==> 05-15: inputs <==
==> flow/design.v <==
`timescale 1ns / 1ps
module Rx (
    input  logic        clk_fpga,   
    input  logic        reset,      
    input  logic        RxD,       
    output logic [7:0]  RxData,
    output logic        data_valid      
);
    parameter int clk_freq    = 100_000_000;
    parameter int baud_rate   = 115200;
    parameter int div_sample  = 4;    
    parameter int div_counter = clk_freq / (baud_rate * div_sample);
    parameter int mid_sample  = div_sample / 2;
    parameter int div_bit     = 10;   
    typedef enum logic {IDLE=0, RECEIVING=1} state_t;
    state_t state, nextstate;
    logic [3:0]  bit_counter;         
    logic [1:0]  sample_counter;      
    logic [13:0] baudrate_counter;    
    logic [9:0]  rxshift_reg;         
    logic shift;
    logic clear_bitcounter, inc_bitcounter;
    logic clear_samplecounter, inc_samplecounter;
    assign RxData = rxshift_reg[8:1];    
    always_ff @(posedge clk_fpga or posedge reset) begin
        if (reset) begin
            state            <= IDLE;
            bit_counter      <= '0;
            sample_counter   <= '0;
            baudrate_counter <= '0;
            rxshift_reg      <= '0;
            data_valid       <= 1'b0;
        end else begin
            data_valid <= 1'b0;     
            baudrate_counter <= baudrate_counter + 1;
            if (baudrate_counter >= div_counter - 1) begin
                baudrate_counter <= 0;
                state <= nextstate;
                if (shift)
                    rxshift_reg <= {RxD, rxshift_reg[9:1]};
                if (clear_samplecounter)
                    sample_counter <= 0;
                else if (inc_samplecounter)
                    sample_counter <= sample_counter + 1;
                if (clear_bitcounter)
                    bit_counter <= 0;
                else if (inc_bitcounter)
                    bit_counter <= bit_counter + 1;
                if (state == RECEIVING &&
                    bit_counter == div_bit - 1 &&
                    sample_counter == div_sample - 1) begin
                    data_valid <= 1'b1;
                end
            end
        end
    end
    always_comb begin
        shift               = 1'b0;
        clear_samplecounter = 1'b0;
        inc_samplecounter   = 1'b0;
        clear_bitcounter    = 1'b0;
        inc_bitcounter      = 1'b0;
        nextstate           = state;
        case (state)
            IDLE: begin
                if (!RxD) begin
                    nextstate           = RECEIVING;
                    clear_bitcounter    = 1'b1;
                    clear_samplecounter = 1'b1;
                end
            end
            RECEIVING: begin
                nextstate = RECEIVING;
                if (sample_counter == mid_sample - 1)
                    shift = 1'b1;
                if (sample_counter == div_sample - 1) begin
                    inc_bitcounter     = 1'b1;
                    clear_samplecounter= 1'b1;
                    if (bit_counter == div_bit - 1)
                        nextstate = IDLE;
                end else begin
                    inc_samplecounter = 1'b1;
                end
            end
            default: nextstate = IDLE;
        endcase
    end
endmodule
module Tx #(
    parameter integer CLOCK_FREQ = 100_000_000,
    parameter integer BAUD_RATE  = 115200
) (
    input  logic        clk,
    input  logic        reset,
    input  logic        ready,       
    input  logic [7:0]  tx_data,
    output logic        TxD,
    output logic        tdre         
);
    localparam integer CYCLES_PER_BIT = (CLOCK_FREQ + BAUD_RATE - 1) / BAUD_RATE;  
    localparam integer BAUD_MAX       = (CYCLES_PER_BIT > 0) ? (CYCLES_PER_BIT - 1) : 0;
    localparam integer BAUD_CNT_WIDTH = $clog2(BAUD_MAX + 1);
    typedef enum logic [1:0] {
        S_MARK,    
        S_START,   
        S_DATA,    
        S_STOP     
    } state_t;
    state_t state, next_state;
    logic [7:0] txbuff;
    logic [2:0] bit_count;
    logic [BAUD_CNT_WIDTH-1:0] baud_count;
    logic ready_sync;
    always_ff @(posedge clk or posedge reset) begin
        if (reset)
            ready_sync <= 1'b0;
        else
            ready_sync <= ready;
    end
    always_ff @(posedge clk or posedge reset) begin
        if (reset)
            state <= S_MARK;
        else
            state <= next_state;
    end
    always_comb begin
        next_state = state;
        case (state)
            S_MARK: begin
                if (ready_sync && tdre)
                    next_state = S_START;
            end
            S_START: begin
                if (baud_count == BAUD_MAX)
                    next_state = S_DATA;
            end
            S_DATA: begin
                if ((baud_count == BAUD_MAX) && (bit_count == 3'd7))
                    next_state = S_STOP;
            end
            S_STOP: begin
                if (baud_count == BAUD_MAX)
                    next_state = S_MARK;
            end
            default: next_state = S_MARK;
        endcase
    end
    always_ff @(posedge clk or posedge reset) begin
        if (reset) begin
            TxD        <= 1'b1;
            tdre       <= 1'b1;
            baud_count <= '0;
            bit_count  <= '0;
            txbuff     <= '0;
        end else begin
            case (state)
                S_MARK: begin
                    TxD        <= 1'b1;
                    baud_count <= '0;
                    bit_count  <= '0;
                    if (ready_sync && tdre) begin
                        txbuff <= tx_data;   
                        tdre   <= 1'b0;      
                    end else begin
                        tdre   <= 1'b1;      
                    end
                end
                S_START: begin
                    TxD <= 1'b0;  
                    if (baud_count == BAUD_MAX) begin
                        baud_count <= '0;
                    end else begin
                        baud_count <= baud_count + 1;
                    end
                end
                S_DATA: begin
                    TxD <= txbuff[0];  
                    if (baud_count == BAUD_MAX) begin
                        baud_count <= '0;
                        txbuff    <= {1'b0, txbuff[7:1]};
                        bit_count <= bit_count + 1;
                    end else begin
                        baud_count <= baud_count + 1;
                    end
                end
                S_STOP: begin
                    TxD <= 1'b1;  
                    if (baud_count == BAUD_MAX) begin
                        baud_count <= '0;
                        tdre       <= 1'b1;  
                    end else begin
                        baud_count <= baud_count + 1;
                    end
                end
                default: begin
                    TxD        <= 1'b1;
                    tdre       <= 1'b1;
                    baud_count <= '0;
                    bit_count  <= '0;
                end
            endcase
        end
    end
endmodule
`timescale 1ns / 1ps
module command_parser (
    input  logic clk,
    input  logic reset,
    input  logic [7:0] rx_byte,
    input  logic       rx_valid,
    input  logic       cmd_ack,
    output logic       cmd_ready,
    output logic       seq_sel,    
    output logic [7:0] n_value
);
    typedef enum logic [2:0] {
        S_WAIT_LETTER,
        S_WAIT_COMMA,
        S_WAIT_NUM1,
        S_WAIT_LF,
        S_DONE
    } pstate_t;
    pstate_t state;
    logic [7:0] tens;
    logic       got_two_digits;
    assign cmd_ready = (state == S_DONE);
    always_ff @(posedge clk or posedge reset) begin
        if (reset) begin
            state          <= S_WAIT_LETTER;
            seq_sel        <= 1'b0;
            n_value        <= 8'd0;
            tens           <= 8'd0;
            got_two_digits <= 1'b0;
        end else begin
            if (cmd_ack && state == S_DONE) begin
                state <= S_WAIT_LETTER;
            end else if (rx_valid) begin
                unique case (state)
                    S_WAIT_LETTER: begin
                        if (rx_byte == "P") begin
                            seq_sel <= 1'b0;
                            state   <= S_WAIT_COMMA;
                        end else if (rx_byte == "M") begin
                            seq_sel <= 1'b1;
                            state   <= S_WAIT_COMMA;
                        end else begin
                            state <= S_WAIT_LETTER;  
                        end
                    end
                    S_WAIT_COMMA: begin
                        if (rx_byte == ",")
                            state <= S_WAIT_NUM1;
                        else
                            state <= S_WAIT_LETTER;  
                    end
                    S_WAIT_NUM1: begin
                        if (rx_byte >= "0" && rx_byte <= "9") begin
                            tens           <= rx_byte - "0";
                            got_two_digits <= 1'b0;
                            state          <= S_WAIT_LF;
                        end else begin
                            state <= S_WAIT_LETTER;
                        end
                    end
                    S_WAIT_LF: begin
                        if (rx_byte >= "0" && rx_byte <= "9") begin
                            n_value        <= (tens * 10) + (rx_byte - "0");
                            got_two_digits <= 1'b1;
                        end else if (rx_byte == "\n" || rx_byte == 8'h0D) begin
                            if (!got_two_digits)
                                n_value <= tens;
                            state <= S_DONE;
                        end
                    end
                    S_DONE: begin
                        state <= S_DONE;
                    end
                    default: state <= S_WAIT_LETTER;
                endcase
            end
        end
    end
endmodule
`timescale 1ns / 1ps
module padovan_unit (
    input  logic        clk,
    input  logic        reset,
    input  logic        start,
    input  logic [7:0]  n,
    output logic [31:0] result,
    output logic        done
);
    typedef enum logic [1:0] {IDLE, INIT, LOOP, FINISH} state_t;
    state_t state;
    logic [31:0] p0, p1, p2;
    logic [7:0]  i;
    always_ff @(posedge clk or posedge reset) begin
        if (reset) begin
            state  <= IDLE;
            result <= 32'd0;
            done   <= 1'b0;
        end else begin
            done <= 1'b0;
            case (state)
                IDLE: begin
                    if (start)
                        state <= INIT;
                end
                INIT: begin
                    p0 <= 32'd1;
                    p1 <= 32'd1;
                    p2 <= 32'd1;
                    i  <= 8'd3;
                    if (n == 0 || n == 1 || n == 2) begin
                        result <= 32'd1;
                        state  <= FINISH;
                    end else begin
                        state <= LOOP;
                    end
                end
                LOOP: begin
                    if (i <= n) begin
                        logic [31:0] new_p;
                        new_p = p0 + p1;
                        p0 <= p1;
                        p1 <= p2;
                        p2 <= new_p;
                        i  <= i + 1;
                        if (i == n) begin
                            result <= new_p;
                            state  <= FINISH;
                        end
                    end
                end
                FINISH: begin
                    done  <= 1'b1;
                    state <= IDLE;
                end
            endcase
        end
    end
endmodule
`timescale 1ns / 1ps
module moser_unit (
    input  logic        clk,
    input  logic        reset,
    input  logic        start,
    input  logic [7:0]  n,
    output logic [31:0] result,
    output logic        done
);
    typedef enum logic [1:0] {IDLE, RUN, FINISH} state_t;
    state_t state;
    logic [7:0]  n_work;
    logic [31:0] acc;
    logic [2:0]  pos;
    always_ff @(posedge clk or posedge reset) begin
        if (reset) begin
            state  <= IDLE;
            result <= 32'd0;
            done   <= 1'b0;
        end else begin
            done <= 1'b0;
            case (state)
                IDLE: begin
                    if (start) begin
                        if (n == 0) begin
                            result <= 32'd0;
                            state  <= FINISH;
                        end else begin
                            n_work <= n;
                            acc    <= 32'd0;
                            pos    <= 3'd0;
                            state  <= RUN;
                        end
                    end
                end
                RUN: begin
                    if (n_work != 0) begin
                        acc    <= acc | ({31'd0, n_work[0]} << {pos, 1'b0});
                        pos    <= pos + 3'd1;
                        n_work <= n_work >> 1;
                    end else begin
                        result <= acc;
                        state  <= FINISH;
                    end
                end
                FINISH: begin
                    done  <= 1'b1;
                    state <= IDLE;
                end
            endcase
        end
    end
endmodule
`timescale 1ns / 1ps
module top_cmd_uart #(
    parameter integer CLOCK_FREQ = 100_000_000,
    parameter integer BAUD_RATE  = 115200
)(
    input  logic       clk,
    input  logic       reset,
    input  logic       RxD,
    output logic       TxD,
    output logic [7:0] led
);
    logic [7:0] rx_byte;
    logic       rx_valid;
    Rx #(
        .clk_freq  (CLOCK_FREQ),
        .baud_rate (BAUD_RATE)
    ) u_rx (
        .clk_fpga   (clk),
        .reset      (reset),
        .RxD        (RxD),
        .RxData     (rx_byte),
        .data_valid (rx_valid)
    );
    logic [7:0] tx_data;
    logic       tx_start;
    logic       tx_free;
    Tx #(
        .CLOCK_FREQ (CLOCK_FREQ),
        .BAUD_RATE  (BAUD_RATE)
    ) u_tx (
        .clk    (clk),
        .reset  (reset),
        .ready  (tx_start),
        .tx_data(tx_data),
        .TxD    (TxD),
        .tdre   (tx_free)
    );
    logic       cmd_ready;
    logic       seq_sel;      
    logic [7:0] n_value;
    logic       cmd_ack;
    command_parser u_parser (
        .clk      (clk),
        .reset    (reset),
        .rx_byte  (rx_byte),
        .rx_valid (rx_valid),
        .cmd_ack  (cmd_ack),
        .cmd_ready(cmd_ready),
        .seq_sel  (seq_sel),
        .n_value  (n_value)
    );
    logic        pad_start, pad_done;
    logic [31:0] pad_res;
    padovan_unit u_pad (
        .clk    (clk),
        .reset  (reset),
        .start  (pad_start),
        .n      (n_value),
        .result (pad_res),
        .done   (pad_done)
    );
    logic        mos_start, mos_done;
    logic [31:0] mos_res;
    moser_unit u_mos (
        .clk    (clk),
        .reset  (reset),
        .start  (mos_start),
        .n      (n_value),
        .result (mos_res),
        .done   (mos_done)
    );
    typedef enum logic [2:0] {
        S_WAIT_CMD,
        S_START_CALC,
        S_WAIT_CALC,
        S_SEND_B0,
        S_SEND_B1,
        S_SEND_B2,
        S_SEND_B3
    } main_state_t;
    main_state_t state;
    logic [31:0] result_reg;
    logic        tx_wait;    
    assign cmd_ack = (state == S_START_CALC);
    assign pad_start = (state == S_START_CALC) && (cmd_ready) && (seq_sel == 1'b0);
    assign mos_start = (state == S_START_CALC) && (cmd_ready) && (seq_sel == 1'b1);
    assign led = rx_byte;
    always_ff @(posedge clk or posedge reset) begin
        if (reset) begin
            state    <= S_WAIT_CMD;
            tx_data  <= 8'd0;
            tx_start <= 1'b0;
            result_reg <= 32'd0;
            tx_wait  <= 1'b0;
        end else begin
            tx_start <= 1'b0;  
            if (tx_wait && !tx_free)
                tx_wait <= 1'b0;
            case (state)
                S_WAIT_CMD: begin
                    if (cmd_ready) begin
                        state <= S_START_CALC;
                    end
                end
                S_START_CALC: begin
                    state <= S_WAIT_CALC;
                end
                S_WAIT_CALC: begin
                    if (!seq_sel && pad_done) begin
                        result_reg <= pad_res;
                        state      <= S_SEND_B0;
                    end else if (seq_sel && mos_done) begin
                        result_reg <= mos_res;
                        state      <= S_SEND_B0;
                    end
                end
                S_SEND_B0: begin
                    if (tx_free && !tx_wait) begin
                        tx_data  <= result_reg[31:24];
                        tx_start <= 1'b1;
                        tx_wait  <= 1'b1;
                        state    <= S_SEND_B1;
                    end
                end
                S_SEND_B1: begin
                    if (tx_free && !tx_wait) begin
                        tx_data  <= result_reg[23:16];
                        tx_start <= 1'b1;
                        tx_wait  <= 1'b1;
                        state    <= S_SEND_B2;
                    end
                end
                S_SEND_B2: begin
                    if (tx_free && !tx_wait) begin
                        tx_data  <= result_reg[15:8];
                        tx_start <= 1'b1;
                        tx_wait  <= 1'b1;
                        state    <= S_SEND_B3;
                    end
                end
                S_SEND_B3: begin
                    if (tx_free && !tx_wait) begin
                        tx_data  <= result_reg[7:0];
                        tx_start <= 1'b1;
                        tx_wait  <= 1'b1;
                        state    <= S_WAIT_CMD;  
                    end
                end
                default: state <= S_WAIT_CMD;
            endcase
        end
    end
endmodule
==> flow/run.sh <==
#!/bin/bash
# the make line also repeats each setting of config.mk as NAME=value (left out here)
make -C /OpenROAD-flow-scripts/flow DESIGN_CONFIG=/design/flow/config.mk WORK_HOME=/design/flow/orfs CLKGATE_MAP_FILE= finish
==> flow/config.mk <==
export PLATFORM = sky130hd
export DESIGN_NAME = top_cmd_uart
export DESIGN_NICKNAME = top_cmd_uart
export VERILOG_FILES = /design/flow/design.v
export SDC_FILE = /design/flow/constraint.sdc
export NUM_CORES = 4
export LEC_CHECK = 0
export ABC_AREA = 1
export CAP_MARGIN = 15
export CORE_MARGIN = 2
export CORE_UTILIZATION = 36
export CTS_CLUSTER_SIZE = 83
export GPL_TIMING_DRIVEN = 0
export PLACE_DENSITY = 0.83
export SETUP_SLACK_MARGIN = 0.48
export SLEW_MARGIN = 20
==> flow/constraint.sdc <==
create_clock -name core_clock -period 5.87 [get_ports {clk}]
set_input_delay 1.1740 -clock core_clock [delete_from_list [all_inputs] [get_ports {clk}]]
set_output_delay 1.1740 -clock core_clock [all_outputs]
set_load 0.01 [all_outputs]
==> inputs of 12-07, as changes to 05-15 <==
Settings changed: ABC_AREA 1 to not set, CAP_MARGIN 15 to 20, CORE_UTILIZATION 36 to 40, CTS_CLUSTER_SIZE 83 to not set, GPL_TIMING_DRIVEN 0 to not set, PLACE_DENSITY 0.83 to not set, SETUP_SLACK_MARGIN 0.48 to not set.
==> flow/constraint.sdc (replaced) <==
create_clock -name core_clock -period 4.05 [get_ports {clk}]
set_input_delay 0.8100 -clock core_clock [delete_from_list [all_inputs] [get_ports {clk}]]
set_output_delay 0.8100 -clock core_clock [all_outputs]
set_load 0.01 [all_outputs]
==> results <==
Combinational power: 05-15 is smaller than 12-07 (about 22%). Of 12-07 and 05-15, 12-07 has the higher clock power (gap about 50%, measured against 05-15). Of 12-07 and 05-15, 05-15 has the higher wire length (gap about 10%, measured against 05-15). Against 05-15, the clock skew of 12-07 is higher by 0.0084 ns. Of 05-15 and 12-07, 05-15 has the higher fmax (gap 0.37%, measured against 12-07). Die size: 05-15 is larger than 12-07 (about 18%). Against 05-15, the global-route usage of 12-07 is higher by 1.4 points. In sequential cell count, 12-07 and 05-15 do not differ. Of 12-07 and 05-15, 05-15 has the higher worst setup slack (gap 1.8 ns). Sequential share of layout area: 12-07 is higher than 05-15 (3.6 points). Between 05-15 and 12-07, the lower critical path depth is in 12-07 (gap 3).
==> figures <==
item	05-15	12-07
Run status	finished clean	finished clean
Power dissipated by switching net loads	1.18 mW	1.71 mW
NonClk Buf Share	2.95%	1.53%
Post-layout min period	2.98 ns	2.99 ns
Met2 WL	16,900 um	14,100 um
Number of ordinary inverters in the final layout	348	64
Vias/cell	4.87	5.30
Combinational share of power	8.7%	7.5%
Simple-gate portion of the synthesized area	21.2%	14.8%
Number of inserted filler cells in the final layout	4,071	3,382
Cell Type Count	49	63
Fin worst setup slack	2.89 ns	1.06 ns
Final Cycle Share	50.8%	73.9%
Row count	76	70
Cell type of the slowest stage on the worst timing path	sky130_fd_sc_hd__fa_1	sky130_fd_sc_hd__a2111oi_0
Cell area reported after detailed placement	0.0166 mm^2	0.0153 mm^2
Portion of total power attributed to the clock network	43.4%	44.8%
Share of Yosys cell area claimed by the top area cell type	27.7%	29.5%
1st-iter DRT viols	965	710
Max frequency	335 MHz	334 MHz
Overall via count from detail_route	12,200	9,770
Proportion of cell area occupied by registers	46.2%	49.8%
Power figures rest on the tool's default switching activity, not on a simulated workload.
